==> design.v <==
module alu_v(wire_clock, wire_reset, enable_alu, m2, m3, m4, opCode, FR_in, FR_out, useCarry, flagToShifthAndRot, dec);
   input  wire         wire_clock;
   input  wire         wire_reset;
   input  wire         enable_alu;
   output reg  [15:0]  m2;
   input  wire [15:0]  m3;
   input  wire [15:0]  m4;
   input  wire [5:0]   opCode;
   input  wire [15:0]  FR_in;
   output reg  [15:0]  FR_out;
   input  wire         useCarry;
   input  wire [2:0]   flagToShifthAndRot;
   input  wire         dec;
   reg [15:0]  m2_next;
   reg [15:0]  FR_next;
   reg         m2_we;
   reg [31:0]  temp;
   reg [15:0]  m3c;
   wire        cin = useCarry & FR_out[11];
   always @* begin
      m2_next = m2;
      FR_next = FR_out;
      m2_we   = 1'b0;
      temp    = 32'h00000000;
      m3c     = 16'h0000;
      casez(opCode)
        6'b000110: begin
           FR_next = FR_in;
        end
        6'b100000: begin
           temp = {16'h0000, m3} + {16'h0000, m4} + {31'h0, cin};
           FR_next[11] = (temp > 32'h0000ffff);
           m2_next = temp[15:0];
           m2_we = 1'b1;
           FR_next[12] = (temp[15:0] == 16'h0000);
        end
        6'b100001: begin
           temp = {16'h0000, m3} - {16'h0000, m4} + {31'h0, cin};
           m3c = m3 + {15'h0000, cin};
           m2_we = 1'b1;
           if(m4 > m3c) begin
              FR_next[6] = 1'b1;
              m2_next = 16'h0000;
           end
           else begin
              FR_next[6] = 1'b0;
              m2_next = temp[15:0];
           end
           FR_next[12] = (temp[15:0] == 16'h0000);
        end
        6'b100010: begin
           temp = m3 * m4;
           m2_next = temp[15:0];
           m2_we = 1'b1;
           FR_next[10] = (temp > 32'h0000ffff);
           FR_next[12] = (temp[15:0] == 16'h0000);
        end
        6'b100011: begin
           m2_we = 1'b1;
           if(m4 == 16'h0000) begin
              FR_next[9] = 1'b1;
              m2_next = 16'h0000;
           end
           else begin
              FR_next[9] = 1'b0;
              m2_next = m3 / m4;
           end
           FR_next[12] = (m2_next == 16'h0000);
        end
        6'b100101: begin
           m2_we = 1'b1;
           if(m4 == 16'h0000) begin
              FR_next[9] = 1'b1;
              m2_next = 16'h0000;
           end
           else begin
              FR_next[9] = 1'b0;
              m2_next = m3 % m4;
           end
           FR_next[12] = (m2_next == 16'h0000);
        end
        6'b100100: begin
           m2_we = 1'b1;
           if(dec == 1'b0) begin
              m2_next = m3 + 16'h0001;
              FR_next[12] = 1'b0;
           end
           else begin
              m2_next = m3 - 16'h0001;
              FR_next[12] = (m2_next == 16'h0000);
           end
        end
        6'b010110: begin
           if(m3 == m4) FR_next[15:13] = 3'b001;
           if(m3 <  m4) FR_next[15:13] = 3'b010;
           if(m3 >  m4) FR_next[15:13] = 3'b100;
        end
        6'b010010: begin
           m2_next = m3 & m4;
           m2_we = 1'b1;
           if(m2_next == 16'h0000) FR_next[12] = 1'b1;
        end
        6'b010011: begin
           m2_next = m3 | m4;
           m2_we = 1'b1;
           if(m2_next == 16'h0000) FR_next[12] = 1'b1;
        end
        6'b010100: begin
           m2_next = m3 ^ m4;
           m2_we = 1'b1;
           if(m2_next == 16'h0000) FR_next[12] = 1'b1;
        end
        6'b010101: begin
           m2_next = ~m3;
           m2_we = 1'b1;
           if(m2_next == 16'h0000) FR_next[12] = 1'b1;
        end
        6'b010000: begin
           m2_we = 1'b1;
           casez(flagToShifthAndRot)
             3'b10?: m2_next = ((m3 << m4) & 16'hffff) | (m3 >> (16'h000f - m4));
             3'b11?: m2_next = ((m3 >> (16'h0010 - m4)) | (m3 << m4)) & 16'hffff;
             3'b00?: m2_next = m3 << m4;
             default: m2_next = m3 >> m4;
           endcase
        end
        default: begin
        end
      endcase
   end
   always @(posedge wire_clock) begin
      if(wire_reset) begin
         FR_out <= 16'h0000;
      end
      else if(enable_alu) begin
         FR_out <= FR_next;
         if(m2_we) m2 <= m2_next;
      end
   end
endmodule
module control_unit_v(wire_clock, wire_reset, bus_RAM_DATA_IN, bus_RAM_DATA_OUT, bus_RAM_ADDRESS, wire_RW, bus_keyboard, videoflag, bus_vga_pos, bus_vga_char, enable_alu, FR_in_at_control, FR_out_at_control, opcode, useCarry, flagToShifthAndRot, useDec, m2, m3, m4, data_debug, led);
   input  wire        wire_clock;
   input  wire        wire_reset;
   input  wire [15:0] bus_RAM_DATA_IN;
   output reg  [15:0] bus_RAM_DATA_OUT;
   output reg  [15:0] bus_RAM_ADDRESS;
   output reg         wire_RW;
   input  wire [7:0]  bus_keyboard;
   output reg         videoflag;
   output reg  [15:0] bus_vga_pos;
   output reg  [15:0] bus_vga_char;
   output reg         enable_alu;
   input  wire [15:0] FR_in_at_control;
   output reg  [15:0] FR_out_at_control;
   output reg  [5:0]  opcode;
   output reg         useCarry;
   output reg  [2:0]  flagToShifthAndRot;
   output reg         useDec;
   input  wire [15:0] m2;
   output reg  [15:0] m3;
   output reg  [15:0] m4;
   output wire [15:0] data_debug;
   output wire [15:0] led;
   reg [2:0]   stage;
   reg         processing_instruction;
   reg [15:0]  IR;
   reg [15:0]  PC;
   reg [15:0]  Rn [0:7];
   reg [15:0]  END;
   reg [15:0]  SP;
   assign led = 16'h0000;
   assign data_debug = 16'h0000;
   wire [2:0]  ra = IR[9:7];
   wire [2:0]  rb = IR[6:4];
   wire [2:0]  rc = IR[3:1];
   wire [15:0] FR = FR_in_at_control;
   reg cond;
   always @* begin
      case(IR[9:6])
        4'b0000: cond = 1'b1;
        4'b0001: cond = FR[13];
        4'b0010: cond = ~FR[13];
        4'b0011: cond = FR[12];
        4'b0100: cond = ~FR[12];
        4'b0101: cond = FR[11];
        4'b0110: cond = ~FR[11];
        4'b0111: cond = FR[15];
        4'b1000: cond = FR[14];
        4'b1001: cond = FR[15] | FR[13];
        4'b1010: cond = FR[14] | FR[13];
        4'b1011: cond = FR[10];
        4'b1100: cond = ~FR[10];
        4'b1101: cond = FR[6];
        4'b1110: cond = FR[9];
        default: cond = 1'b0;
      endcase
   end
   always @(posedge wire_clock) begin
      if(wire_reset) begin
         wire_RW <= 1'b0;
         PC <= 16'h0000;
         SP <= 16'h7ffc;
         videoflag <= 1'b0;
         enable_alu <= 1'b0;
         Rn[1] <= 16'h0121;
         Rn[3] <= 16'h0241;
         stage <= 3'd1;
         processing_instruction <= 1'b0;
      end
      else begin
         stage <= stage + 3'd1;
         enable_alu <= 1'b0;
         if(processing_instruction == 1'b0) begin
            case(stage)
              3'd1: begin
                 bus_RAM_ADDRESS <= PC;
              end
              3'd2: begin
                 processing_instruction <= 1'b1;
                 IR <= bus_RAM_DATA_IN;
                 PC <= PC + 16'h0001;
                 stage <= 3'd1;
              end
              default: ;
            endcase
         end
         else begin
            casez(IR)
              16'b110000??????????: begin
                 case(stage)
                   3'd1: bus_RAM_ADDRESS <= PC;
                   3'd2: END <= bus_RAM_DATA_IN;
                   3'd3: bus_RAM_ADDRESS <= END;
                   3'd4: begin
                      PC <= PC + 16'h0001;
                      Rn[ra] <= bus_RAM_DATA_IN;
                      processing_instruction <= 1'b0;
                      stage <= 3'd1;
                   end
                   default: ;
                 endcase
              end
              16'b110001??????????: begin
                 case(stage)
                   3'd1: bus_RAM_ADDRESS <= PC;
                   3'd2: END <= bus_RAM_DATA_IN;
                   3'd3: bus_RAM_ADDRESS <= END;
                   3'd4: begin
                      wire_RW <= 1'b1;
                      bus_RAM_DATA_OUT <= Rn[ra];
                   end
                   3'd5: begin
                      PC <= PC + 16'h0001;
                      wire_RW <= 1'b0;
                      processing_instruction <= 1'b0;
                      stage <= 3'd1;
                   end
                   default: ;
                 endcase
              end
              16'b111101??????????: begin
                 case(stage)
                   3'd1: bus_RAM_ADDRESS <= Rn[ra];
                   3'd2: begin
                      wire_RW <= 1'b1;
                      bus_RAM_DATA_OUT <= Rn[rb];
                   end
                   3'd3: begin
                      wire_RW <= 1'b0;
                      processing_instruction <= 1'b0;
                      stage <= 3'd1;
                   end
                   default: ;
                 endcase
              end
              16'b111100??????????: begin
                 case(stage)
                   3'd1: bus_RAM_ADDRESS <= Rn[rb];
                   3'd2: begin
                      Rn[ra] <= bus_RAM_DATA_IN;
                      processing_instruction <= 1'b0;
                      stage <= 3'd1;
                   end
                   default: ;
                 endcase
              end
              16'b111000??????????: begin
                 case(stage)
                   3'd1: bus_RAM_ADDRESS <= PC;
                   3'd2: begin
                      Rn[ra] <= bus_RAM_DATA_IN;
                      PC <= PC + 16'h0001;
                      processing_instruction <= 1'b0;
                      stage <= 3'd1;
                   end
                   default: ;
                 endcase
              end
              16'b110011??????????: begin
                 case(stage)
                   3'd1: begin
                      casez(IR[1:0])
                        2'b?0: Rn[ra] <= Rn[rb];
                        2'b01: Rn[ra] <= SP;
                        2'b11: SP <= Rn[ra];
                      endcase
                   end
                   3'd2: begin
                      processing_instruction <= 1'b0;
                      stage <= 3'd1;
                   end
                   default: ;
                 endcase
              end
              16'b110010??????????: begin
                 case(stage)
                   3'd1: begin
                      bus_vga_pos <= Rn[rb];
                      bus_vga_char <= Rn[ra];
                   end
                   3'd2: begin
                      if(bus_vga_char[11:8] == 4'h0)
                        bus_vga_char <= Rn[ra] + 16'h0f00;
                      else if(bus_vga_char[11:8] == 4'hf)
                        bus_vga_char <= Rn[ra] - 16'h0f00;
                   end
                   3'd3: videoflag <= 1'b1;
                   3'd4: videoflag <= 1'b0;
                   3'd5: begin
                      processing_instruction <= 1'b0;
                      stage <= 3'd1;
                   end
                   default: ;
                 endcase
              end
              16'b110101??????????: begin
                 case(stage)
                   3'd1: Rn[ra] <= {8'h00, bus_keyboard};
                   3'd2: begin
                      processing_instruction <= 1'b0;
                      stage <= 3'd1;
                   end
                   default: ;
                 endcase
              end
              16'b000101??????????: begin
                 case(stage)
                   3'd1: bus_RAM_ADDRESS <= SP;
                   3'd2: begin
                      wire_RW <= 1'b1;
                      if(IR[6] == 1'b0)
                        bus_RAM_DATA_OUT <= Rn[ra];
                      else
                        bus_RAM_DATA_OUT <= FR;
                   end
                   3'd3: begin
                      wire_RW <= 1'b0;
                      processing_instruction <= 1'b0;
                      stage <= 3'd1;
                      SP <= SP - 16'h0001;
                   end
                   default: ;
                 endcase
              end
              16'b000110??????????: begin
                 case(stage)
                   3'd1: SP <= SP + 16'h0001;
                   3'd2: bus_RAM_ADDRESS <= SP;
                   3'd3: begin
                      if(IR[6] == 1'b0) begin
                         Rn[ra] <= bus_RAM_DATA_IN;
                      end
                      else begin
                         FR_out_at_control <= bus_RAM_DATA_IN;
                         opcode <= IR[15:10];
                         enable_alu <= 1'b1;
                      end
                   end
                   3'd6: begin
                      processing_instruction <= 1'b0;
                      stage <= 3'd1;
                   end
                   default: ;
                 endcase
              end
              16'b000100??????????: begin
                 case(stage)
                   3'd1: SP <= SP + 16'h0001;
                   3'd2: bus_RAM_ADDRESS <= SP;
                   3'd3: PC <= bus_RAM_DATA_IN;
                   3'd4: begin
                      PC <= PC + 16'h0001;
                      processing_instruction <= 1'b0;
                      stage <= 3'd1;
                   end
                   default: ;
                 endcase
              end
              16'b100000??????????, 16'b100001??????????, 16'b100010??????????,
              16'b100011??????????, 16'b100101??????????, 16'b010010??????????,
              16'b010011??????????, 16'b010100??????????, 16'b010101??????????,
              16'b100100??????????, 16'b010110??????????, 16'b010000??????????: begin
                 case(stage)
                   3'd1: begin
                      opcode <= IR[15:10];
                      enable_alu <= 1'b1;
                      casez(IR[15:10])
                        6'b100100: begin
                           m3 <= Rn[ra];
                           useDec <= IR[6];
                        end
                        6'b010110: begin
                           m3 <= Rn[ra];
                           m4 <= Rn[rb];
                        end
                        6'b010101: begin
                           m3 <= Rn[rb];
                        end
                        6'b010000: begin
                           m3 <= Rn[ra];
                           m4 <= {12'h000, IR[3:0]};
                           flagToShifthAndRot <= IR[6:4];
                        end
                        6'b10000?: begin
                           m3 <= Rn[rb];
                           m4 <= Rn[rc];
                           useCarry <= IR[0];
                        end
                        default: begin
                           m3 <= Rn[rb];
                           m4 <= Rn[rc];
                        end
                      endcase
                   end
                   3'd6: begin
                      if(IR[15:10] == 6'b010110)
                        bus_vga_char <= FR;
                      else
                        Rn[ra] <= m2;
                      if(IR[15:10] == 6'b010100)
                        bus_vga_char <= m2;
                      processing_instruction <= 1'b0;
                      stage <= 3'd1;
                   end
                   default: ;
                 endcase
              end
              16'b000010??????????: begin
                 case(stage)
                   3'd1: bus_RAM_ADDRESS <= PC;
                   3'd2: if(cond) PC <= bus_RAM_DATA_IN - 16'h0001;
                   3'd3: PC <= PC + 16'h0001;
                   3'd4: begin
                      processing_instruction <= 1'b0;
                      stage <= 3'd1;
                   end
                   default: ;
                 endcase
              end
              16'b000011??????????: begin
                 case(stage)
                   3'd1: bus_RAM_ADDRESS <= SP;
                   3'd2: begin
                      wire_RW <= 1'b1;
                      bus_RAM_DATA_OUT <= PC;
                   end
                   3'd3: wire_RW <= 1'b0;
                   3'd4: bus_RAM_ADDRESS <= PC;
                   3'd5: begin
                      if(cond) begin
                         PC <= bus_RAM_DATA_IN - 16'h0001;
                         SP <= SP - 16'h0001;
                      end
                   end
                   3'd6: PC <= PC + 16'h0001;
                   3'd7: begin
                      processing_instruction <= 1'b0;
                      stage <= 3'd1;
                   end
                   default: ;
                 endcase
              end
              default: begin
                 wire_RW <= 1'b0;
                 processing_instruction <= 1'b0;
                 stage <= 3'd1;
              end
            endcase
         end
      end
   end
endmodule
module  cpu_v(wire_clock, wire_reset, bus_RAM_DATA_IN,bus_RAM_DATA_OUT,bus_RAM_ADDRESS,wire_RW, bus_keyboard, videoflag, bus_vga_pos, bus_vga_char,data_debug, led);
   input wire         wire_clock;
   input wire         wire_reset;
   input wire [15:0]  bus_RAM_DATA_IN;
   output wire [15:0]  bus_RAM_DATA_OUT;
   output wire [15:0]  bus_RAM_ADDRESS;
   output wire         wire_RW;
   input  wire [7:0]  bus_keyboard;
   output wire         videoflag;
   output wire [15:0]  bus_vga_pos;
   output wire [15:0]  bus_vga_char;
   output wire [15:0]  data_debug;
   output wire [15:0]  led;
   wire [15:0]         m2;
   wire [15:0]         m3;
   wire [15:0]         m4;
   wire                enable_alu;
   wire [5:0]          opCode;
   wire                useCarry;
   wire                useDec;
   wire [15:0]         FR_in_at_control;
   wire [15:0]         FR_out_at_control;
   wire [2:0]          flagToShifthAndRot;
   alu_v alu_v_dut(wire_clock,wire_reset,enable_alu,m2,m3,m4,opCode,FR_out_at_control,FR_in_at_control,useCarry,flagToShifthAndRot,useDec);
   control_unit_v control_v_dut(wire_clock, wire_reset, bus_RAM_DATA_IN,bus_RAM_DATA_OUT,bus_RAM_ADDRESS,wire_RW, bus_keyboard, videoflag, bus_vga_pos, bus_vga_char,enable_alu,FR_in_at_control,FR_out_at_control,opCode,useCarry,flagToShifthAndRot,useDec,m2,m3,m4,data_debug, led);
endmodule
==> run.sh <==
#!/bin/bash
# the make line also repeats each setting of config.mk as NAME=value (left out here)
make -C /OpenROAD-flow-scripts/flow DESIGN_CONFIG=/design/flow/config.mk WORK_HOME=/design/flow/orfs CLKGATE_MAP_FILE= finish
==> config.mk <==
export PLATFORM = sky130hd
export DESIGN_NAME = cpu_v
export DESIGN_NICKNAME = cpu_v
export VERILOG_FILES = /design/flow/design.v
export SDC_FILE = /design/flow/constraint.sdc
export NUM_CORES = 4
export LEC_CHECK = 0
export CAP_MARGIN = 25
export CELL_PAD_IN_SITES_DETAIL_PLACEMENT = 2
export CORE_MARGIN = 2
export CORE_UTILIZATION = 39
export CTS_CLUSTER_SIZE = 45
export PLACE_DENSITY = 0.71
export SETUP_SLACK_MARGIN = -1.41
export SLEW_MARGIN = 20
==> constraint.sdc <==
create_clock -name core_clock -period 42.5 [get_ports {wire_clock}]
set_input_delay 8.5000 -clock core_clock [delete_from_list [all_inputs] [get_ports {wire_clock}]]
set_output_delay 8.5000 -clock core_clock [all_outputs]
set_load 0.01 [all_outputs]
==> results_dict.tcl, run 1 <==
# collected from the flow reports
set metrics [dict create \
    status "timing/DRC/antenna clean" \
    clockPowerShare_pct 29.6 \
    grt_use_total_pct 47.3 \
    ys_cells 5090 \
    drtIter0Drc 7810 \
    logic_family "AND-OR/OR-AND gates" \
    rows 123 \
    dieArea_um2 115000 \
    ys_seq_share_pct 22.9 \
    synth_warnings 2 \
    cts_buffer_depth 3 \
    syn_area_um2 43900 \
    tightest_slew_ns 1.34 \
    seq_power_uw 425 \
    crit_start "control_v_dut.m4[13]$_DFFE_PP_" \
    pwr.group.clock_uw 389 \
    crit_type "register to register" \
    max_freq_ghz 0.0284 \
    top_cells_by_area "edfxtp_1 19%, ha_1 10%, fa_1 9.4%" \
    r2r_cells 110 \
    postCtsSetupBuffers 0 \
    hold_ws_ns 0.532 \
    cap_violations 0 \
    worstSetupStartpointType "register" \
    fin_util_pct 43.0 \
    clock_latency_ns 0.65 \
    dp.cells 6511 \
    fin_crit_sh_pct 82.9 \
    n_fill_cell 12300 \
    p_int_uw 758 \
    cp_slowest_cell "o21ai_1" \
    critPathMaxStageDelay_ns 0.91 \
    netlist_top_cells_count "525 x nand2_1, 524 x nor2_1, 373 x inv_1" \
    synth_top_flop_cell "edfxtp_1" \
    h-tree-depth 2 \
    endpoint_kind "register" \
    p_seq_share_pct 32.3 \
    synth-edff-count 282 \
    crit_path_max_fanout 21 \
    cts-root-buf "clkbuf_16" \
    vias_per_cell 7.58 \
    ios 124 \
    r2r-end "alu_v_dut.FR_out[12]$_SDFFE_PP0P_" \
    ys_sh_mux_pct 9.06 \
    top_area_share_pct 19.3 \
    cts_resized 0 \
    avgSynthCellArea_um2 8.63 \
    leakage_uw 0.0194 \
    drt_pass1_iterations 11 \
    cts_buffers 40 \
    clkTransAtPathRegs_ns 0.08 \
    drc 0 \
    cpMostUsedCell "ha_1" \
    crit_buf_inv 3 \
    rsz0062_at_grt "false" \
    combPwrFrac_pct 38.1 \
    hold_class "register to register" \
    yosys.area.top_type "edfxtp_1" \
    crit_family "AND-OR/OR-AND gates" \
    dpl.hpwl_mm 190 \
    ir_drop_mv 0.0476 \
    ys_chip_area_um2 43900 \
    ant_nets 0 \
    netSwitchingFraction_pct 42.3 \
    cts_sinks 362 \
    vias 50300 \
    instances_no_fill 6633 \
    antenna_found_initial 39 \
    die_h_um 340 \
    xor_share_pct 4.17 \
    routed_wl_mm 279 \
    grt_pass1_vias 53400 \
    cts_tree "yes" \
    port-buffer-count 91 \
    syn2layout_area_growth_pct 9.65 \
    hold_buffers 0 \
    grt_pass1_wl_mm 396 \
    finalClockSkew_ns 0.0623 \
    switchingPower_uw 555 \
    synthAdderAreaFrac_pct 19.7 \
    synth.most_common_cell "nand2_1" \
    final_nets 5665 \
    required_ns 42.99 \
    gp_congestion 1.07 \
    power_leader "combinational logic" \
    coreArea_um2 112000 \
    reg2reg_slack_ns 7.29 \
    final-max-slew-violation-count 0 \
    slew_headroom_pct 9.77 \
    setup_viol 0 \
    ys_seq_elements 362 \
    grt_overflow 0 \
    syn_inst 5090 \
    worst_hold_path.endpoint "alu_v_dut.FR_out[3]$_SDFFE_PP0P_" \
    fp-utilization_pct 39.2 \
    yosysUniqueCellTypes 107 \
    synthArstFlopShare_pct 0 \
    wl_per_cell_um 42.1 \
    endpoint "alu_v_dut.FR_out[12]$_SDFFE_PP0P_" \
    warnings 77 \
    post-route-min-period_ns 35.21 \
    hold_start "alu_v_dut.FR_out[3]$_SDFFE_PP0P_" \
    setup_tns_ns 0 \
    combinationalPower_uw 500 \
    r2r-start "control_v_dut.m4[13]$_DFFE_PP_" \
    crit_arrival_ns 35.70 \
    ys_sh_aoi_pct 19.9 \
    ys_sh_simple_pct 17.6 \
    power_density_nw_per_um2 27.3 \
    die_x_um 340 \
    grt_max_degree 56 \
    cp.depth 110 \
    hold_violations 0 \
    hold_path_depth 2 \
]
==> final cells by class <==
type	count	area, um^2	area share (%)
repair buffers	247	2090	4.33
diodes	29	72.6	0.151
inverters	388	1460	3.03
flip-flops and latches	362	10100	20.9
clock buffers	48	1060	2.21
clock inverters	26	250	0.520
multi-input cells	4033	31300	64.9
well taps	1500	1880	3.90
==> through the flow <==
step           power (uW)  worst slack (ns)  cell area (um^2)
2_1_floorplan         682             15.07             44000
3_3_place_gp          813             11.04             46500
3_5_place_dp          870              8.29             46500
4_1_cts              1260              8.10             47800
5_1_grt              1320              6.13             48100
6_report             1310              7.29             48100
==> metal layers <==
| layer | global-route usage [%] | vias to the layer above | wire length [um] |
|---|---|---|---|
| met1 | 48.3 | 24500 | 87400 |
| met2 | 69.6 | 4834 | 117000 |
| met5 | 0.980 | - | 154 |
| li1 | - | 18500 | - |
| met4 | 46.8 | 26 | 35100 |
| met3 | 22.8 | 2351 | 39400 |
==> run 2: changes to the inputs <==
- CAP_MARGIN: 25 -> 20
- CELL_PAD_IN_SITES_DETAIL_PLACEMENT: 2 -> unset
- CORE_ASPECT_RATIO: unset -> 0.71
- CORE_UTILIZATION: 39 -> 68
- CTS_CLUSTER_DIAMETER: unset -> 86
- CTS_CLUSTER_SIZE: 45 -> 34
- MAX_ROUTING_LAYER: unset -> met4
- PLACE_DENSITY: 0.71 -> unset
- SETUP_SLACK_MARGIN: -1.41 -> 4.88
- clock period: 42.5 -> 27.8 ns (I/O delays scaled with it)
==> results_dict.tcl, run 2 <==
# collected from the flow reports
set metrics [dict create \
    ys_cells 5090 \
    cts-root-buf "clkbuf_16" \
    ys_seq_share_pct 22.9 \
    syn_area_um2 43900 \
    ys_chip_area_um2 43900 \
    coreArea_um2 63800 \
    dp.cells 5875 \
    logic_family "AND-OR/OR-AND gates" \
    synth.most_common_cell "nand2_1" \
    synthArstFlopShare_pct 0 \
    gp_congestion 1.10 \
    dpl.hpwl_mm 145 \
    cts_sinks 362 \
    port-buffer-count 91 \
    grt_use_total_pct 73.7 \
    synth_top_flop_cell "edfxtp_1" \
    cts_buffer_depth 3 \
    pre_cts_ws_ns -0.0382 \
    fp-utilization_pct 68.8 \
    ys_sh_simple_pct 17.6 \
    grt_overflow 100 \
    dieArea_um2 66600 \
    stop_stage "global routing (5_1_grt)" \
    cts_buffers 15 \
    xor_share_pct 4.17 \
    die_h_um 218 \
    syn_inst 5090 \
    synthAdderAreaFrac_pct 19.7 \
    yosys.area.top_type "edfxtp_1" \
    yosysUniqueCellTypes 107 \
    rows 78 \
    synth_warnings 2 \
    ys_sh_aoi_pct 19.9 \
    synth-edff-count 282 \
    avgSynthCellArea_um2 8.63 \
    top_cells_by_area "edfxtp_1 19%, ha_1 10%, fa_1 9.4%" \
    ios 124 \
    h-tree-depth 1 \
    error_line "[ERROR GRT-0232] Routing congestion too high. Check the congestion heatmap in the GUI." \
    ys_seq_elements 362 \
    netlist_top_cells_count "525 x nand2_1, 524 x nor2_1, 373 x inv_1" \
    top_area_share_pct 19.3 \
    hold_buffers 0 \
    status "stopped before the end" \
    die_x_um 306 \
    ys_sh_mux_pct 9.06 \
]
==> run 2: what timing repair did <==
action                     CTS
hold endpoints to repair     0
setup endpoints to repair   17
pin swaps                  170
resized                    287
setup buffers              188
gates cloned                 7
==> run 2: through the flow <==
| step | cell area (um^2) | utilization (%) |
|---|---|---|
| CTS | 50000 | 78.3 |
| global placement | 46600 | 73.0 |
| floorplan | 44900 | - |
| detailed placement | 46600 | 73.0 |
==> run 2: routing by layer <==
metal | overflow | GRT usage, %
met4 | 35 | 54.4
met5 | - | -
met3 | 16 | 58.2
met1 | 4 | 80.8
met2 | 45 | 86.4
==> run 3: changes to the inputs <==
- CORE_ASPECT_RATIO: 0.71 -> 1.65
- CORE_UTILIZATION: 68 -> 59
- CTS_CLUSTER_DIAMETER: 86 -> unset
- CTS_CLUSTER_SIZE: 34 -> 95
- GPL_ROUTABILITY_DRIVEN: unset -> 1
- MAX_ROUTING_LAYER: met4 -> unset
- PLACE_DENSITY: unset -> 0.5
- SETUP_SLACK_MARGIN: 4.88 -> 4.52
- clock period: 27.8 -> 24.9 ns (I/O delays scaled with it)
==> results_dict.tcl, run 3 <==
# collected from the flow reports
set metrics [dict create \
    crit_path_max_fanout 9 \
    antenna_found_initial 6 \
    hold_start "control_v_dut.IR[5]$_DFFE_PP_" \
    port-buffer-count 91 \
    drc 0 \
    top_area_share_pct 19.3 \
    r2r_cells 132 \
    clock_latency_ns 0.66 \
    cts_sinks 362 \
    combinationalPower_uw 757 \
    endpoint_kind "register" \
    ys_sh_simple_pct 17.6 \
    gp_congestion 1.11 \
    netlist_top_cells_count "525 x nand2_1, 524 x nor2_1, 373 x inv_1" \
    top_cells_by_area "edfxtp_1 19%, ha_1 10%, fa_1 9.4%" \
    final-max-slew-violation-count 0 \
    netSwitchingFraction_pct 37.8 \
    dpl_cell_area_um2 50000 \
    ios 124 \
    seq_power_uw 712 \
    crit_arrival_ns 25.53 \
    synth_warnings 2 \
    drt_pass1_iterations 11 \
    status "finished with violations" \
    synthAdderAreaFrac_pct 19.7 \
    met3WireLength_mm 23.9 \
    vias 47500 \
    cp.depth 132 \
    dieArea_um2 76700 \
    cts_tree "yes" \
    power_leader "combinational logic" \
    hold_violations 0 \
    grt_overflow 0 \
    synth.most_common_cell "nand2_1" \
    ys_seq_share_pct 22.9 \
    yosys.area.top_type "edfxtp_1" \
    rsz0062_at_grt "true" \
    ys_sh_aoi_pct 19.9 \
    leakage_uw 0.0227 \
    slew_headroom_pct 11.7 \
    die_x_um 216 \
    warnings 82 \
    fp-utilization_pct 59.5 \
    hold_class "register to register" \
    routed_wl_mm 204 \
    failed_checks "setup timing" \
    endpoint "alu_v_dut.m2[15]$_DFFE_PP_" \
    h-tree-depth 1 \
    ys_sh_mux_pct 9.06 \
    avgSynthCellArea_um2 8.63 \
    ys_seq_elements 362 \
    required_ns 25.37 \
    worst_hold_path.endpoint "control_v_dut.flagToShifthAndRot[1]$_DFFE_PP_" \
    post-route-min-period_ns 25.06 \
    grt_pass1_vias 47000 \
    yosysUniqueCellTypes 107 \
    syn_area_um2 43900 \
    die_h_um 354 \
    cts_buffer_depth 3 \
    pwr.group.clock_uw 527 \
    vias_per_cell 7.11 \
    cts_buffers 30 \
    cts-root-buf "clkbuf_16" \
    r2r-end "alu_v_dut.m2[15]$_DFFE_PP_" \
    hold_path_depth 0 \
    clkTransAtPathRegs_ns 0.09 \
    logic_family "AND-OR/OR-AND gates" \
    tightest_slew_ns 1.29 \
    syn2layout_area_growth_pct 23.5 \
    grt_pass1_wl_mm 298 \
    ant_nets 0 \
    critPathMaxStageDelay_ns 0.51 \
    synth-edff-count 282 \
    setup_ws_ns -0.163 \
    p_int_uw 1240 \
    reg2reg_slack_ns -0.16 \
    ir_drop_mv 0.0665 \
    rows 128 \
    combPwrFrac_pct 37.9 \
    power_density_nw_per_um2 36.8 \
    switchingPower_uw 755 \
    finalClockSkew_ns 0.0240 \
    crit_buf_inv 47 \
    crit_type "register to register" \
    wl_met2_mm 91.2 \
    top_layer "met5" \
    cp_slowest_cell "edfxtp_1" \
    synthArstFlopShare_pct 0 \
    hold_ws_ns 0.455 \
    dpl.hpwl_mm 145 \
    coreArea_um2 73800 \
    max_freq_ghz 0.0399 \
    p_seq_share_pct 35.7 \
    worstSetupStartpointType "register" \
    ys_chip_area_um2 43900 \
    cpMostUsedCell "buf_4" \
    drtIter0Drc 6346 \
    final_cell_area_um2 54200 \
    final_nets 6266 \
    fin_crit_sh_pct 101 \
    setup_viol 13 \
    wl_per_cell_um 30.6 \
    clockPowerShare_pct 26.4 \
    grt_max_degree 57 \
    setup_tns_ns -1.28 \
    crit_family "AND-OR/OR-AND gates" \
    crit_start "control_v_dut.m3[15]$_DFFE_PP_" \
    syn_inst 5090 \
    drt-met1-wl_mm 60.1 \
    r2r-start "control_v_dut.m3[15]$_DFFE_PP_" \
    xor_share_pct 4.17 \
    cap_violations 0 \
    synth_top_flop_cell "edfxtp_1" \
    grt_use_total_pct 52.5 \
    ys_cells 5090 \
]
run 3: layout make-up:
type | instances | area, um^2
Antenna cell | 2 | 5.00
Timing Repair Buffer | 858 | 6970
Fill cell | 5508 | 19600
Clock buffer | 35 | 790
Inverter | 388 | 1460
Multi-Input combinational cell | 4033 | 33400
Tap cell | 975 | 1220
Sequential cell | 362 | 10100
Clock inverter | 21 | 258
run 3: stage by stage:
step / setup WS [ns] / utilization [%] / power [uW] / cells
after floorplan: 0.840 / - / 1170 / 5121
after global placement: -0.154 / 67.7 / 1400 / 6439
after detailed placement: -0.653 / 67.7 / 1410 / 6439
after CTS: 0.984 / 71.9 / 1930 / 6618
after global routing: -1.02 / 73.4 / 2050 / 6673
final: -0.163 / 73.4 / 2000 / 6674
run 3: metal layers:
| metal | track usage [%] | vias to the layer above |
|---|---|---|
| met5 | 1.64 | - |
| met2 | 83.9 | 3740 |
| met4 | 54.1 | 12 |
| met3 | 18.0 | 1609 |
| met1 | 51.5 | 22400 |
| li1 | - | 19700 |
run 3: timing repair:
item | CTS | global route
pin swaps | 135 | 112
setup endpoints to repair | 17 | 17
resized | 214 | 134
hold buffers | 0 | 0
setup buffers | 123 | 51
==> run 4: changes to the inputs <==
- ABC_AREA: unset -> 1
- CORE_ASPECT_RATIO: 1.65 -> unset
- CORE_UTILIZATION: 59 -> 72
- CTS_CLUSTER_SIZE: 95 -> 13
- GPL_ROUTABILITY_DRIVEN: 1 -> unset
- PLACE_DENSITY: 0.5 -> unset
- PLACE_DENSITY_LB_ADDON: unset -> 0.25
- SETUP_SLACK_MARGIN: 4.52 -> -0.77
- clock period: 24.9 -> 15.9 ns (I/O delays scaled with it)
==> results_dict.tcl, run 4 <==
# collected from the flow reports
set metrics [dict create \
    stop_stage "global routing (5_1_grt)" \
    synth_top_flop_cell "edfxtp_1" \
    dpl.hpwl_mm 131 \
    synth-edff-count 282 \
    rows 91 \
    ys_sh_mux_pct 0.291 \
    ys_seq_elements 362 \
    syn_inst 6279 \
    ys_sh_simple_pct 22.8 \
    gp_congestion 1.18 \
    ys_cells 6279 \
    grt_overflow 131 \
    xor_share_pct 4.20 \
    ys_sh_aoi_pct 19.4 \
    logic_family "simple AND/OR/NAND/NOR gates" \
    cts_buffers 37 \
    synth_warnings 2 \
    top_area_share_pct 19.0 \
    port-buffer-count 91 \
    yosysUniqueCellTypes 81 \
    top_cells_by_area "edfxtp_1 19%, nand2_1 11%, ha_1 10%" \
    error_line "[ERROR GRT-0116] Global routing finished with congestion. Check the congestion regions in the DRC Viewer." \
    ys_chip_area_um2 44700 \
    h-tree-depth 2 \
    cts_buffer_depth 3 \
    grt_use_total_pct 77.8 \
    cts-root-buf "clkbuf_16" \
    synthAdderAreaFrac_pct 19.4 \
    status "stopped before the end" \
    die_x_um 253 \
    hold_buffers 0 \
    syn_area_um2 44700 \
    ios 124 \
    avgSynthCellArea_um2 7.11 \
    netlist_top_cells_count "1283 x nand2_1, 939 x inv_1, 602 x o21ai_0" \
    ys_seq_share_pct 22.5 \
    fp-utilization_pct 72.6 \
    yosys.area.top_type "edfxtp_1" \
    synthArstFlopShare_pct 0 \
    die_h_um 253 \
    coreArea_um2 61500 \
    cts_sinks 362 \
    dieArea_um2 64000 \
    synth.most_common_cell "nand2_1" \
]
-- run 4: metal layers --
layer,global-route usage [%],overflow
met3,63.1,3
met1,78.2,7
met5,37.1,1
met4,75.5,57
met2,94.0,63
-- run 4: per-stage QoR --
stage | cells | area (um^2) | setup WS (ns) | setup TNS (ns)
2_1_floorplan | 6310 | 45800 | -4.50 | -71.18
3_3_place_gp | 7545 | 51200 | -5.80 | -92.03
3_5_place_dp | 7545 | 51200 | -6.66 | -107.04
4_1_cts | 7730 | 54600 | -5.93 | -96.58
-- run 4: what timing repair did --
action                                  4_1_cts
gates cloned                                  3
gates resized                               314
endpoints found under the setup margin       17
setup buffers                               124
pin swaps                                   173
==> run 5: changes to the inputs <==
- ABC_AREA: 1 -> unset
- CORE_UTILIZATION: 72 -> 57
- CTS_CLUSTER_SIZE: 13 -> unset
- PLACE_DENSITY_LB_ADDON: 0.25 -> unset
- SETUP_SLACK_MARGIN: -0.77 -> 4.63
==> results_dict.tcl, run 5 <==
# collected from the flow reports
set metrics [dict create \
    rsz0062_at_grt "true" \
    cap_violations 0 \
    vias 46500 \
    fp-utilization_pct 57.7 \
    crit_family "AND-OR/OR-AND gates" \
    ys_sh_aoi_pct 19.9 \
    yosys.area.top_type "edfxtp_1" \
    final_cell_area_um2 55300 \
    die_x_um 282 \
    setup_ws_ns -8.58 \
    r2r-start "control_v_dut.m4[13]$_DFFE_PP_" \
    post-route-min-period_ns 24.48 \
    ys_seq_elements 362 \
    grt_util_met2_pct 72.8 \
    max_freq_ghz 0.0408 \
    yosysUniqueCellTypes 107 \
    status "finished with violations" \
    grt_max_degree 57 \
    ys_cells 5090 \
    netSwitchingFraction_pct 36.9 \
    clkTransAtPathRegs_ns 0.07 \
    slew_headroom_pct 17.8 \
    failed_checks "setup timing" \
    hold_buffers 0 \
    ant_nets 0 \
    endpoint "alu_v_dut.FR_out[12]$_SDFFE_PP0P_" \
    grt_use_total_pct 46.7 \
    fin_util_pct 72.7 \
    setup_tns_ns -141.71 \
    gr-usage-met1_pct 55.4 \
    drc 0 \
    combinationalPower_uw 1160 \
    ir_drop_mv 0.111 \
    required_ns 16.38 \
    grt_pass1_wl_mm 277 \
    fin_crit_sh_pct 154 \
    power_uw 3150 \
    clock_latency_ns 0.57 \
    cts_sinks 362 \
    cp_slowest_cell "a222oi_1" \
    crit_arrival_ns 24.97 \
    gp_congestion 1.07 \
    dpl.hpwl_mm 137 \
    dieArea_um2 79300 \
    antenna_found_initial 5 \
    finalClockSkew_ns 0.0270 \
    tightest_slew_ns 1.22 \
    worst_hold_path.endpoint "control_v_dut.flagToShifthAndRot[1]$_DFFE_PP_" \
    vias_per_cell 6.79 \
    syn2layout_area_growth_pct 26.0 \
    r2r-end "alu_v_dut.FR_out[12]$_SDFFE_PP0P_" \
    hold_path_depth 0 \
    n_fill_cell 5797 \
    crit_path_max_fanout 5 \
    die_h_um 282 \
    syn_area_um2 43900 \
    seq_power_uw 1110 \
    drt_pass1_iterations 12 \
    netlist_top_cells_count "525 x nand2_1, 524 x nor2_1, 373 x inv_1" \
    top_area_share_pct 19.3 \
    grt_util_met3_pct 9.65 \
    synth.most_common_cell "nand2_1" \
    crit_start "control_v_dut.m4[13]$_DFFE_PP_" \
    cts_tree "yes" \
    ys_chip_area_um2 43900 \
    critPathMaxStageDelay_ns 0.51 \
    rows 101 \
    syn_inst 5090 \
    ys_sh_mux_pct 9.06 \
    busiest_layer "met2" \
    reg2reg_slack_ns -8.58 \
    ys_seq_share_pct 22.9 \
    p_int_uw 1990 \
    synthArstFlopShare_pct 0 \
    crit_buf_inv 14 \
    warnings 82 \
    hold_start "control_v_dut.IR[5]$_DFFE_PP_" \
    power_density_nw_per_um2 57.0 \
    pwr.group.clock_uw 878 \
    worstSetupStartpointType "register" \
    top_cells_by_area "edfxtp_1 19%, ha_1 10%, fa_1 9.4%" \
    cts_buffers 37 \
    endpoint_kind "register" \
    port-buffer-count 91 \
    combPwrFrac_pct 36.9 \
    leakage_uw 0.0233 \
    drtIter0Drc 6318 \
    wl_per_cell_um 27.8 \
    synth_top_flop_cell "edfxtp_1" \
    ys_sh_simple_pct 17.6 \
    routed_wl_mm 190 \
    cp.depth 116 \
    avgSynthCellArea_um2 8.63 \
    h-tree-depth 2 \
    grt_pass1_vias 45200 \
    crit_type "register to register" \
    synth_warnings 2 \
    coreArea_um2 76100 \
    switchingPower_uw 1160 \
    final_nets 6374 \
    logic_family "AND-OR/OR-AND gates" \
    dpl_cell_area_um2 50900 \
    p_seq_share_pct 35.3 \
    synthAdderAreaFrac_pct 19.7 \
    cts_buffer_depth 3 \
    cpMostUsedCell "ha_4" \
    synth-edff-count 282 \
    ios 124 \
    final-max-slew-violation-count 0 \
    grt_overflow 0 \
    xor_share_pct 4.17 \
    power_leader "combinational logic" \
    clockPowerShare_pct 27.9 \
    hold_class "register to register" \
    r2r_cells 116 \
    cts-root-buf "clkbuf_16" \
    setup_viol 17 \
    hold_violations 0 \
]
-- run 5: layout make-up --
class / count / area [um^2] / area share (%)
sequential: 362 / 10100 / 18.2
inverter: 388 / 1460 / 2.64
antenna: 4 / 10.0 / 0.0181
clock inverter: 21 / 176 / 0.319
multi-input combinational: 4036 / 33600 / 60.8
clock buffer: 46 / 1000 / 1.81
tap: 1030 / 1290 / 2.33
timing repair buffer: 956 / 7690 / 13.9
-- run 5: metal layers --
metal	wire, um	up-vias
met4	20400	4
li1	-	20000
met1	64500	22000
met3	22200	1118
met5	21	-
met2	83000	3432
-- run 5: repair_timing --
action                     4_1_cts  5_1_grt
setup buffers                   99       57
pin swaps                      144      126
gates cloned                     8        1
setup endpoints to repair       17       17
gates resized                  218      174
-- run 5: metrics by stage --
step / instances / hold slack (ns) / setup slack, ns
global route: 6839 / 0.478 / -9.42
floorplan: 5121 / 0.422 / -8.16
detailed placement: 6607 / 0.442 / -9.42
CTS: 6781 / 0.455 / -7.78
finish: 6843 / 0.461 / -8.58
global placement: 6606 / 0.441 / -8.66
==> run 6: changes to the inputs <==
- ABC_AREA: unset -> 1
- CORE_UTILIZATION: 57 -> 68
- CTS_CLUSTER_DIAMETER: unset -> 260
- GPL_TIMING_DRIVEN: unset -> 1
- MAX_ROUTING_LAYER: unset -> met4
- SETUP_SLACK_MARGIN: 4.63 -> unset
- clock period: 15.9 -> 23.3 ns (I/O delays scaled with it)
==> results_dict.tcl, run 6 <==
# collected from the flow reports
set metrics [dict create \
    die_x_um 260 \
    cts-root-buf "clkbuf_16" \
    synth-edff-count 282 \
    ys_cells 6279 \
    port-buffer-count 91 \
    ys_sh_aoi_pct 19.4 \
    ys_seq_share_pct 22.5 \
    ys_sh_simple_pct 22.8 \
    h-tree-depth 2 \
    synthAdderAreaFrac_pct 19.4 \
    dpl_cell_area_um2 46800 \
    xor_share_pct 4.20 \
    yosys.area.top_type "edfxtp_1" \
    status "stopped before the end" \
    ios 124 \
    avgSynthCellArea_um2 7.11 \
    ys_seq_elements 362 \
    top_area_share_pct 19.0 \
    die_h_um 260 \
    cts_sinks 362 \
    stop_stage "global routing (5_1_grt)" \
    syn_area_um2 44700 \
    logic_family "simple AND/OR/NAND/NOR gates" \
    error_line "[ERROR GRT-0232] Routing congestion too high. Check the congestion heatmap in the GUI." \
    cts_buffers 39 \
    fp-utilization_pct 69.0 \
    synth.most_common_cell "nand2_1" \
    dieArea_um2 67700 \
    ys_sh_mux_pct 0.291 \
    dp.cells 7136 \
    rows 93 \
    gp_congestion 1.15 \
    synth_top_flop_cell "edfxtp_1" \
    ys_chip_area_um2 44700 \
    grt_use_total_pct 64.5 \
    syn_inst 6279 \
    yosysUniqueCellTypes 81 \
    synth_warnings 2 \
    netlist_top_cells_count "1283 x nand2_1, 939 x inv_1, 602 x o21ai_0" \
    coreArea_um2 64700 \
    hold_buffers 0 \
    top_cells_by_area "edfxtp_1 19%, nand2_1 11%, ha_1 10%" \
    dpl.hpwl_mm 125 \
    synthArstFlopShare_pct 0 \
    cts_buffer_depth 3 \
    grt_overflow 50 \
]
==> run 6: routing by layer <==
| metal | global-route usage, % | overflow |
|---|---|---|
| met1 | 68.7 | 3 |
| met2 | 85.0 | 23 |
| met3 | 38.3 | 6 |
| met4 | 52.9 | 18 |
| met5 | - | - |
==> run 6: per-stage QoR <==
stage	hold slack (ns)	total power (uW)	setup slack, ns
2_1_floorplan	0.422	1340	0.537
3_3_place_gp	0.432	1600	-0.474
3_5_place_dp	0.447	1620	-1.12
4_1_cts	0.471	2290	0.00120
==> run 6: timing repair <==
action | in CTS
pin swaps | 11
setup endpoints to repair | 17
cloned | 1
endpoints found under the hold margin | 0
buffers inserted | 8
gates resized | 45
==> run 7: changes to the inputs <==
- CORE_UTILIZATION: 68 -> 58
- CTS_CLUSTER_DIAMETER: 260 -> unset
- GPL_TIMING_DRIVEN: 1 -> unset
- MAX_ROUTING_LAYER: met4 -> unset
- clock period: 23.3 -> 19.8 ns (I/O delays scaled with it)
==> results_dict.tcl, run 7 <==
# collected from the flow reports
set metrics [dict create \
    status "finished with violations" \
    failed_checks "setup timing" \
    routed_wl_mm 214 \
    p_seq_share_pct 32.7 \
    synth-edff-count 282 \
    synth.most_common_cell "nand2_1" \
    top_area_share_pct 19.0 \
    logic_family "simple AND/OR/NAND/NOR gates" \
    netSwitchingFraction_pct 39.9 \
    dpl.hpwl_mm 133 \
    crit_path_max_fanout 13 \
    fp-utilization_pct 58.7 \
    grt_use_total_pct 46.4 \
    rsz0062_at_grt "true" \
    cpMostUsedCell "nand2_1" \
    combPwrFrac_pct 39.9 \
    n_fill_cell 5527 \
    xor_share_pct 4.20 \
    die_x_um 281 \
    crit_buf_inv 42 \
    leakage_uw 0.0264 \
    crit_type "register to register" \
    dieArea_um2 79200 \
    reg2reg_slack_ns -8.54 \
    fin_crit_sh_pct 143 \
    worstSetupStartpointType "register" \
    p_int_uw 1690 \
    logic_area_um2 33100 \
    syn_inst 6279 \
    instances_no_fill 8051 \
    port-buffer-count 91 \
    vias_per_cell 6.54 \
    ant_nets 0 \
    synthArstFlopShare_pct 0 \
    switchingPower_uw 1120 \
    final_nets 7575 \
    required_ns 20.18 \
    avgSynthCellArea_um2 7.11 \
    final-max-slew-violation-count 0 \
    cts_buffers 37 \
    coreArea_um2 76100 \
    grt_max_degree 107 \
    post-route-min-period_ns 28.34 \
    ys_seq_share_pct 22.5 \
    drt_pass1_iterations 14 \
    grt_util_met3_pct 10.2 \
    crit_arrival_ns 28.72 \
    antenna_found_initial 12 \
    rows 101 \
    finalClockSkew_ns 0.0463 \
    yosysUniqueCellTypes 81 \
    yosys.area.top_type "edfxtp_1" \
    wl_per_cell_um 26.6 \
    hold_start "control_v_dut.FR_out_at_control[0]$_DFFE_PP_" \
    combinationalPower_uw 1120 \
    top_cells_by_area "edfxtp_1 19%, nand2_1 11%, ha_1 10%" \
    cap_violations 0 \
    setup_ws_ns -8.54 \
    drtIter0Drc 8258 \
    cts_buffer_depth 3 \
    ys_sh_mux_pct 0.291 \
    clock_latency_ns 0.58 \
    cts-root-buf "clkbuf_16" \
    gr-usage-met1_pct 55.3 \
    setup_viol 17 \
    netlist_top_cells_count "1283 x nand2_1, 939 x inv_1, 602 x o21ai_0" \
    synth_warnings 2 \
    synth_top_flop_cell "edfxtp_1" \
    busiest_layer "met2" \
    crit_start "control_v_dut.m4[0]$_DFFE_PP_" \
    cp_slowest_cell "xnor2_1" \
    clkTransAtPathRegs_ns 0.07 \
    ys_sh_simple_pct 22.8 \
    critPathMaxStageDelay_ns 0.79 \
    cts_sinks 362 \
    syn_area_um2 44700 \
    grt_util_met2_pct 73.3 \
    endpoint "alu_v_dut.m2[15]$_DFFE_PP_" \
    ios 124 \
    worst_hold_path.endpoint "alu_v_dut.FR_out[0]$_SDFFE_PP0P_" \
    cp.depth 181 \
    r2r-end "alu_v_dut.m2[15]$_DFFE_PP_" \
    endpoint_kind "register" \
    dp.cells 7773 \
    pwr.group.clock_uw 769 \
    r2r-start "control_v_dut.m4[0]$_DFFE_PP_" \
    tightest_slew_ns 1.30 \
    syn2layout_area_growth_pct 27.7 \
    hold_path_depth 2 \
    grt_overflow 0 \
    ys_cells 6279 \
    fin_util_pct 75.0 \
    clockPowerShare_pct 27.3 \
    cts_tree "yes" \
    power_leader "combinational logic" \
    pre_cts_ws_ns -2.90 \
    vias 52600 \
    slew_headroom_pct 13.3 \
    gp_congestion 1.09 \
    crit_family "simple AND/OR/NAND/NOR gates" \
    grt_pass1_vias 48900 \
    warnings 86 \
    hold_class "register to register" \
    h-tree-depth 2 \
    synthAdderAreaFrac_pct 19.4 \
    ys_chip_area_um2 44700 \
    power_density_nw_per_um2 49.3 \
    r2r_cells 181 \
    grt_pass1_wl_mm 281 \
    ys_seq_elements 362 \
    ys_sh_aoi_pct 19.4 \
    hold_violations 0 \
    die_h_um 281 \
    seq_power_uw 920 \
    flop_area_um2 10100 \
    drc 0 \
    max_freq_ghz 0.0353 \
    ir_drop_mv 0.0988 \
]
run 7: repair_timing:
item | 4_1_cts | 5_1_grt
setup endpoints to repair | 17 | 17
setup buffers | 143 | 63
cloned | 5 | 0
hold buffers | 0 | 0
resized | 318 | 270
pin swaps | 159 | 190
run 7: per-stage QoR:
step	total power [uW]	setup TNS [ns]	hold WS, ns	cell area, um^2
4_1_cts	2730	-24.91	0.473	55300
5_1_grt	2910	-140.90	0.501	57000
2_1_floorplan	1580	-4.92	0.422	45800
3_5_place_dp	1950	-40.02	0.437	51500
6_report	2810	-135.36	0.461	57000
3_3_place_gp	1930	-29.69	0.450	51400
run 7: final cells by class:
type                    count  share of cell area (%)
repair buffers            934                    13.2
inverters                 982                    6.60
repair inverters            2                  0.0241
diodes                     11                  0.0483
well taps                1030                    2.26
clock buffers              42                    1.73
flip-flops and latches    362                    17.7
multi-input cells        4663                    58.0
clock inverters            25                   0.551
run 7: metal layers:
| layer | vias to the layer above | share of wire, % |
|---|---|---|
| li1 | 22400 | - |
| met2 | 4591 | 41 |
| met3 | 1644 | 15 |
| met4 | 30 | 11 |
| met5 | - | 0.34 |
| met1 | 24000 | 33 |
==> run 8: changes to the inputs <==
- MAX_ROUTING_LAYER: unset -> met4
- SETUP_SLACK_MARGIN: unset -> 0.07
- TNS_END_PERCENT: unset -> 5
- clock period: 19.8 -> 17.7 ns (I/O delays scaled with it)
==> results_dict.tcl, run 8 <==
# collected from the flow reports
set metrics [dict create \
    ys_cells 6279 \
    coreArea_um2 76100 \
    hold_violations 0 \
    endpoint "alu_v_dut.FR_out[12]$_SDFFE_PP0P_" \
    ys_sh_mux_pct 0.291 \
    die_h_um 281 \
    final_cell_area_um2 53800 \
    crit_start "control_v_dut.m4[0]$_DFFE_PP_" \
    leakage_uw 0.0253 \
    cp_slowest_cell "edfxtp_1" \
    logic_family "simple AND/OR/NAND/NOR gates" \
    gp_congestion 1.11 \
    power_leader "combinational logic" \
    pwr.group.clock_uw 944 \
    power_density_nw_per_um2 59.1 \
    yosysUniqueCellTypes 81 \
    r2r_cells 189 \
    yosys.area.top_type "edfxtp_1" \
    critPathMaxStageDelay_ns 0.50 \
    netlist_top_cells_count "1283 x nand2_1, 939 x inv_1, 602 x o21ai_0" \
    xor_share_pct 4.20 \
    cap_violations 0 \
    top_cells_by_area "edfxtp_1 19%, nand2_1 11%, ha_1 10%" \
    crit_buf_inv 30 \
    cts_buffer_depth 3 \
    failed_checks "setup timing" \
    rsz0062_at_grt "true" \
    required_ns 18.25 \
    p_seq_share_pct 32.5 \
    netSwitchingFraction_pct 39.9 \
    endpoint_kind "register" \
    ys_sh_aoi_pct 19.4 \
    grt_pass1_wl_mm 273 \
    rows 101 \
    vias 49100 \
    slew_headroom_pct 21.5 \
    syn2layout_area_growth_pct 20.5 \
    fin_util_pct 70.8 \
    die_x_um 281 \
    status "finished with violations" \
    synth_warnings 2 \
    avgSynthCellArea_um2 7.11 \
    crit_arrival_ns 23.12 \
    clock_latency_ns 0.62 \
    cpMostUsedCell "nand2_1" \
    seq_power_uw 1030 \
    combPwrFrac_pct 37.8 \
    cts-root-buf "clkbuf_16" \
    ir_drop_mv 0.106 \
    clockPowerShare_pct 29.7 \
    top_area_share_pct 19.0 \
    synthAdderAreaFrac_pct 19.4 \
    syn_inst 6279 \
    setup_viol 17 \
    clkTransAtPathRegs_ns 0.08 \
    grt_pass1_vias 47000 \
    hold_class "register to register" \
    grt_use_total_pct 46.4 \
    p_int_uw 1910 \
    hold_start "control_v_dut.IR[4]$_DFFE_PP_" \
    power_uw 3180 \
    final-max-slew-violation-count 0 \
    finalClockSkew_ns 0.0473 \
    grt_max_degree 106 \
    ant_nets 0 \
    ios 124 \
    r2r-start "control_v_dut.m4[0]$_DFFE_PP_" \
    ys_seq_share_pct 22.5 \
    wl_per_cell_um 22.9 \
    cp.depth 189 \
    dpl_cell_area_um2 51300 \
    dpl.hpwl_mm 134 \
    ys_seq_elements 362 \
    drt_pass1_iterations 7 \
    fp-utilization_pct 58.7 \
    ys_chip_area_um2 44700 \
    n_fill_cell 6321 \
    setup_tns_ns -78.49 \
    worstSetupStartpointType "register" \
    vias_per_cell 6.19 \
    routed_wl_mm 182 \
    cts_tree "yes" \
    crit_type "register to register" \
    cts_sinks 362 \
    syn_area_um2 44700 \
    setup_ws_ns -4.87 \
    cts_buffers 40 \
    combinationalPower_uw 1200 \
    h-tree-depth 2 \
    hold_path_depth 2 \
    synth_top_flop_cell "edfxtp_1" \
    reg2reg_slack_ns -4.87 \
    synthArstFlopShare_pct 0 \
    ys_sh_simple_pct 22.8 \
    final_nets 7459 \
    tightest_slew_ns 1.16 \
    grt_overflow 0 \
    hold_ws_ns 0.459 \
    switchingPower_uw 1270 \
    crit_path_max_fanout 9 \
    warnings 85 \
    post-route-min-period_ns 22.57 \
    synth.most_common_cell "nand2_1" \
    r2r-end "alu_v_dut.FR_out[12]$_SDFFE_PP0P_" \
    drtIter0Drc 6227 \
    dieArea_um2 79200 \
    max_freq_ghz 0.0443 \
    synth-edff-count 282 \
    crit_family "simple AND/OR/NAND/NOR gates" \
    drc 0 \
    port-buffer-count 91 \
    antenna_found_initial 4 \
    fin_crit_sh_pct 128 \
]
[run 8: final cells by class]
cell class	count	area, um^2	area share, %
Clock inverter	29	398	0.739
Inverter	982	3720	6.91
Antenna cell	7	17.5	0.0325
Timing Repair Buffer	816	6430	11.9
Tap cell	1030	1290	2.39
Multi-Input combinational cell	4662	30800	57.3
Timing Repair inverter	2	15.0	0.0279
Clock buffer	45	1040	1.93
Sequential cell	362	10100	18.7
[run 8: repair_timing]
item / in CTS / in global routing
cloned: 4 / 0
buffers inserted: 47 / 1
endpoints found under the setup margin: 17 / 17
gates resized: 127 / 14
pin swaps: 72 / 1
hold buffers: 0 / 0
endpoints found under the hold margin: 0 / 0
[run 8: metrics by stage]
stage	worst slack [ns]	cells
floorplan	-3.04	6310
global route	-6.92	7932
detailed placement	-5.40	7802
CTS	-4.39	7927
finish	-4.87	7935
global placement	-4.88	7802
[run 8: metal layers]
| layer | share of wire, % | GRT usage (%) | vias to the layer above | routed length [um] |
|---|---|---|---|---|
| li1 | - | - | 22100 | - |
| met1 | 37 | 55.5 | 22800 | 66500 |
| met2 | 44 | 71.2 | 3223 | 79600 |
| met3 | 11 | 8.66 | 958 | 20100 |
| met4 | 8.7 | 31.8 | 0 | 15800 |
| met5 | 0 | - | - | 0 |
==> run 9: changes to the inputs <==
- CORE_UTILIZATION: 58 -> 68
- SETUP_SLACK_MARGIN: 0.07 -> unset
- TNS_END_PERCENT: 5 -> unset
- clock period: 17.7 -> 28.3 ns (I/O delays scaled with it)
==> results_dict.tcl, run 9 <==
# collected from the flow reports
set metrics [dict create \
    status "timing/DRC/antenna clean" \
    endpoint "alu_v_dut.m2[8]$_DFFE_PP_" \
    power_density_nw_per_um2 39.8 \
    grt_use_total_pct 54.0 \
    fin_crit_sh_pct 92.9 \
    xor_share_pct 4.20 \
    ys_chip_area_um2 44700 \
    max_freq_ghz 0.0380 \
    combinationalPower_uw 755 \
    coreArea_um2 64700 \
    ys_sh_mux_pct 0.291 \
    switchingPower_uw 782 \
    grt_pass1_vias 46700 \
    die_h_um 260 \
    top_area_share_pct 19.0 \
    drt_pass1_iterations 12 \
    synth.most_common_cell "nand2_1" \
    finalClockSkew_ns 0.0317 \
    clock_latency_ns 0.58 \
    hold_ws_ns 0.457 \
    ys_sh_aoi_pct 19.4 \
    ir_drop_mv 0.0559 \
    cts_buffer_depth 3 \
    final-max-slew-violation-count 0 \
    grt_overflow 0 \
    cp_slowest_cell "edfxtp_1" \
    syn_area_um2 44700 \
    clockPowerShare_pct 26.6 \
    ys_seq_share_pct 22.5 \
    warnings 82 \
    ios 124 \
    n_fill_cell 4806 \
    crit_arrival_ns 26.51 \
    pre_cts_ws_ns 0.548 \
    required_ns 28.53 \
    critPathMaxStageDelay_ns 0.62 \
    p_int_uw 1120 \
    setup_ws_ns 2.02 \
    top_cells_by_area "edfxtp_1 19%, nand2_1 11%, ha_1 10%" \
    r2r_cells 182 \
    setup_viol 0 \
    avgSynthCellArea_um2 7.11 \
    yosysUniqueCellTypes 81 \
    seq_power_uw 642 \
    ys_cells 6279 \
    drc 0 \
    leakage_uw 0.0222 \
    flop_area_um2 10100 \
    hold_buffers 0 \
    netSwitchingFraction_pct 41.1 \
    crit_buf_inv 18 \
    die_x_um 260 \
    h-tree-depth 2 \
    worstSetupStartpointType "register" \
    synth-edff-count 282 \
    rows 93 \
    dieArea_um2 67700 \
    pwr.group.clock_uw 505 \
    grt_max_degree 110 \
    slew_headroom_pct 20.2 \
    logic_family "simple AND/OR/NAND/NOR gates" \
    netlist_top_cells_count "1283 x nand2_1, 939 x inv_1, 602 x o21ai_0" \
    final_cell_area_um2 47800 \
    ys_sh_simple_pct 22.8 \
    port-buffer-count 91 \
    reg2reg_slack_ns 2.02 \
    gp_congestion 1.12 \
    syn2layout_area_growth_pct 7.05 \
    crit_path_max_fanout 16 \
    p_seq_share_pct 33.7 \
    hold_class "register to register" \
    setup_tns_ns 0 \
    tightest_slew_ns 1.20 \
    final_nets 6858 \
    ant_nets 0 \
    yosys.area.top_type "edfxtp_1" \
    cts_tree "yes" \
    cts-root-buf "clkbuf_16" \
    antenna_found_initial 12 \
    endpoint_kind "register" \
    power_uw 1900 \
    synth_top_flop_cell "edfxtp_1" \
    logic_area_um2 29800 \
    wl_per_cell_um 25.2 \
    cts_sinks 362 \
    combPwrFrac_pct 39.7 \
    grt_pass1_wl_mm 270 \
    clkTransAtPathRegs_ns 0.07 \
    crit_start "control_v_dut.m3[6]$_DFFE_PP_" \
    fp-utilization_pct 69.0 \
    syn_inst 6279 \
    hold_start "control_v_dut.IR[4]$_DFFE_PP_" \
    vias 48700 \
    r2r-start "control_v_dut.m3[6]$_DFFE_PP_" \
    synth_warnings 2 \
    dpl_cell_area_um2 46200 \
    crit_type "register to register" \
    hold_path_depth 2 \
    dpl.hpwl_mm 130 \
    drtIter0Drc 7884 \
    vias_per_cell 6.79 \
    synthAdderAreaFrac_pct 19.4 \
    cap_violations 0 \
    routed_wl_mm 180 \
    cp.depth 182 \
    crit_family "simple AND/OR/NAND/NOR gates" \
    cpMostUsedCell "nand2_1" \
    r2r-end "alu_v_dut.m2[8]$_DFFE_PP_" \
    power_leader "combinational logic" \
    hold_violations 0 \
    synthArstFlopShare_pct 0 \
    cts_buffers 36 \
    post-route-min-period_ns 26.28 \
    ys_seq_elements 362 \
]
## run 9: metrics by stage
step | instances | utilization, %
6_report | 7164 | 73.9
5_1_grt | 7161 | 73.9
4_1_cts | 7124 | 73.3
3_5_place_dp | 7058 | 71.5
3_3_place_gp | 7058 | 71.5
2_1_floorplan | 6310 | -
## run 9: repair_timing
action                     in CTS  in global routing
gates resized                   0                 41
setup endpoints to repair       0                 17
setup buffers                   0                 23
## run 9: cell type report
type	count	area share, %
Multi-Input combinational cell	4661	62.3
Timing Repair Buffer	221	3.95
Inverter	982	7.81
Timing Repair inverter	1	0.0157
Clock inverter	19	0.437
Antenna cell	16	0.0837
Tap cell	855	2.24
Clock buffer	47	2.08
Sequential cell	362	21.1
## run 9: per-layer routing
metal	global-route usage (%)	up-vias	wire length [um]
met4	44.0	0	19500
li1	-	20900	-
met3	15.0	1476	26100
met5	-	-	0
met1	62.1	21900	59700
met2	78.7	4417	75200
==> run 10: changes to the inputs <==
- CORE_UTILIZATION: 68 -> 59
- CTS_CLUSTER_DIAMETER: unset -> 260
- GPL_TIMING_DRIVEN: unset -> 1
- SETUP_SLACK_MARGIN: unset -> 3.65
- clock period: 28.3 -> 19.6 ns (I/O delays scaled with it)
==> results_dict.tcl, run 10 <==
# collected from the flow reports
set metrics [dict create \
    rsz0062_at_grt "true" \
    rows 100 \
    status "finished with violations" \
    ys_sh_mux_pct 0.291 \
    vias_per_cell 6.36 \
    fin_crit_sh_pct 120 \
    switchingPower_uw 1120 \
    post-route-min-period_ns 23.61 \
    cts-root-buf "clkbuf_16" \
    hold_path_depth 2 \
    final_nets 7530 \
    cp_slowest_cell "edfxtp_1" \
    failed_checks "setup timing" \
    crit_arrival_ns 24.11 \
    pre_cts_ws_ns -3.05 \
    tightest_slew_ns 1.26 \
    coreArea_um2 74700 \
    ir_drop_mv 0.101 \
    finalClockSkew_ns 0.0217 \
    ys_sh_simple_pct 22.8 \
    top_area_share_pct 19.0 \
    clockPowerShare_pct 26.8 \
    netSwitchingFraction_pct 40.1 \
    grt_use_total_pct 47.2 \
    clkTransAtPathRegs_ns 0.07 \
    n_fill_cell 5635 \
    ys_sh_aoi_pct 19.4 \
    die_h_um 279 \
    ys_seq_elements 362 \
    hold_violations 0 \
    xor_share_pct 4.20 \
    wl_per_cell_um 24.0 \
    netlist_top_cells_count "1283 x nand2_1, 939 x inv_1, 602 x o21ai_0" \
    h-tree-depth 2 \
    critPathMaxStageDelay_ns 0.48 \
    combPwrFrac_pct 40.0 \
    final_cell_area_um2 55800 \
    r2r-start "control_v_dut.m4[0]$_DFFE_PP_" \
    r2r-end "alu_v_dut.FR_out[12]$_SDFFE_PP0P_" \
    max_freq_ghz 0.0424 \
    leakage_uw 0.0260 \
    p_int_uw 1680 \
    grt_pass1_wl_mm 276 \
    dpl_cell_area_um2 51300 \
    ys_cells 6279 \
    syn_area_um2 44700 \
    power_density_nw_per_um2 50.2 \
    cts_sinks 362 \
    drt_pass1_iterations 7 \
    final-max-slew-violation-count 0 \
    antenna_found_initial 5 \
    grt_max_degree 107 \
    p_seq_share_pct 33.2 \
    cts_buffers 37 \
    cts_tree "yes" \
    r2r_cells 179 \
    slew_headroom_pct 15.0 \
    cap_violations 0 \
    seq_power_uw 930 \
    synth.most_common_cell "nand2_1" \
    power_leader "combinational logic" \
    crit_family "simple AND/OR/NAND/NOR gates" \
    clock_latency_ns 0.57 \
    hold_ws_ns 0.478 \
    synth-edff-count 282 \
    logic_area_um2 32400 \
    die_x_um 279 \
    yosysUniqueCellTypes 81 \
    ys_seq_share_pct 22.5 \
    ys_chip_area_um2 44700 \
    hold_buffers 0 \
    grt_overflow 0 \
    warnings 85 \
    yosys.area.top_type "edfxtp_1" \
    fp-utilization_pct 59.8 \
    grt_pass1_vias 48200 \
    gp_congestion 1.12 \
    syn_inst 6279 \
    vias 50500 \
    setup_viol 17 \
    hold_class "register to register" \
    crit_type "register to register" \
    synth_warnings 2 \
    combinationalPower_uw 1120 \
    reg2reg_slack_ns -4.01 \
    ant_nets 0 \
    syn2layout_area_growth_pct 24.9 \
    flop_area_um2 10100 \
    dpl.hpwl_mm 133 \
    logic_family "simple AND/OR/NAND/NOR gates" \
    cpMostUsedCell "nand2_2" \
    crit_buf_inv 29 \
    worst_hold_path.endpoint "alu_v_dut.FR_out[5]$_SDFFE_PP0P_" \
    endpoint "alu_v_dut.FR_out[12]$_SDFFE_PP0P_" \
    port-buffer-count 91 \
    worstSetupStartpointType "register" \
    synthArstFlopShare_pct 0 \
    fin_util_pct 74.7 \
    cts_buffer_depth 3 \
    endpoint_kind "register" \
    power_uw 2800 \
    drc 0 \
    synthAdderAreaFrac_pct 19.4 \
    required_ns 20.10 \
    avgSynthCellArea_um2 7.11 \
    synth_top_flop_cell "edfxtp_1" \
    drtIter0Drc 6670 \
    dieArea_um2 77900 \
    routed_wl_mm 191 \
    setup_ws_ns -4.01 \
    crit_path_max_fanout 12 \
    crit_start "control_v_dut.m4[0]$_DFFE_PP_" \
    hold_start "control_v_dut.FR_out_at_control[5]$_DFFE_PP_" \
    pwr.group.clock_uw 750 \
    ios 124 \
    cp.depth 179 \
    top_cells_by_area "edfxtp_1 19%, nand2_1 11%, ha_1 10%" \
]
run 10: cell type report:
class	count	share of cell area (%)
diodes	6	0.0269
clock buffers	43	1.76
clock inverters	25	0.482
inverters	982	6.75
multi-input cells	4662	58.0
flip-flops and latches	362	18.1
well taps	969	2.17
repair buffers	891	12.7
repair inverters	1	0.0135
run 10: repair_timing:
item / CTS / global route
gates resized: 230 / 220
setup buffers: 103 / 54
cloned: 3 / 0
endpoints found under the setup margin: 17 / 17
pin swaps: 148 / 214
run 10: stage by stage:
| step | std cells | TNS, ns |
|---|---|---|
| after floorplan | 6310 | -8.28 |
| after global placement | 7707 | -30.54 |
| after detailed placement | 7707 | -41.38 |
| after CTS | 7881 | -30.39 |
| after global routing | 7940 | -80.06 |
| final | 7941 | -60.85 |
run 10: per-layer routing:
metal	wire, um	global-route usage, %	up-vias
met2	83500	72.5	3769
met4	18500	35.6	0
met1	66600	55.1	23300
met5	0	-	-
met3	21900	8.85	1251
li1	-	-	22300
Power figures rest on the tool's default switching activity, not on a simulated workload.
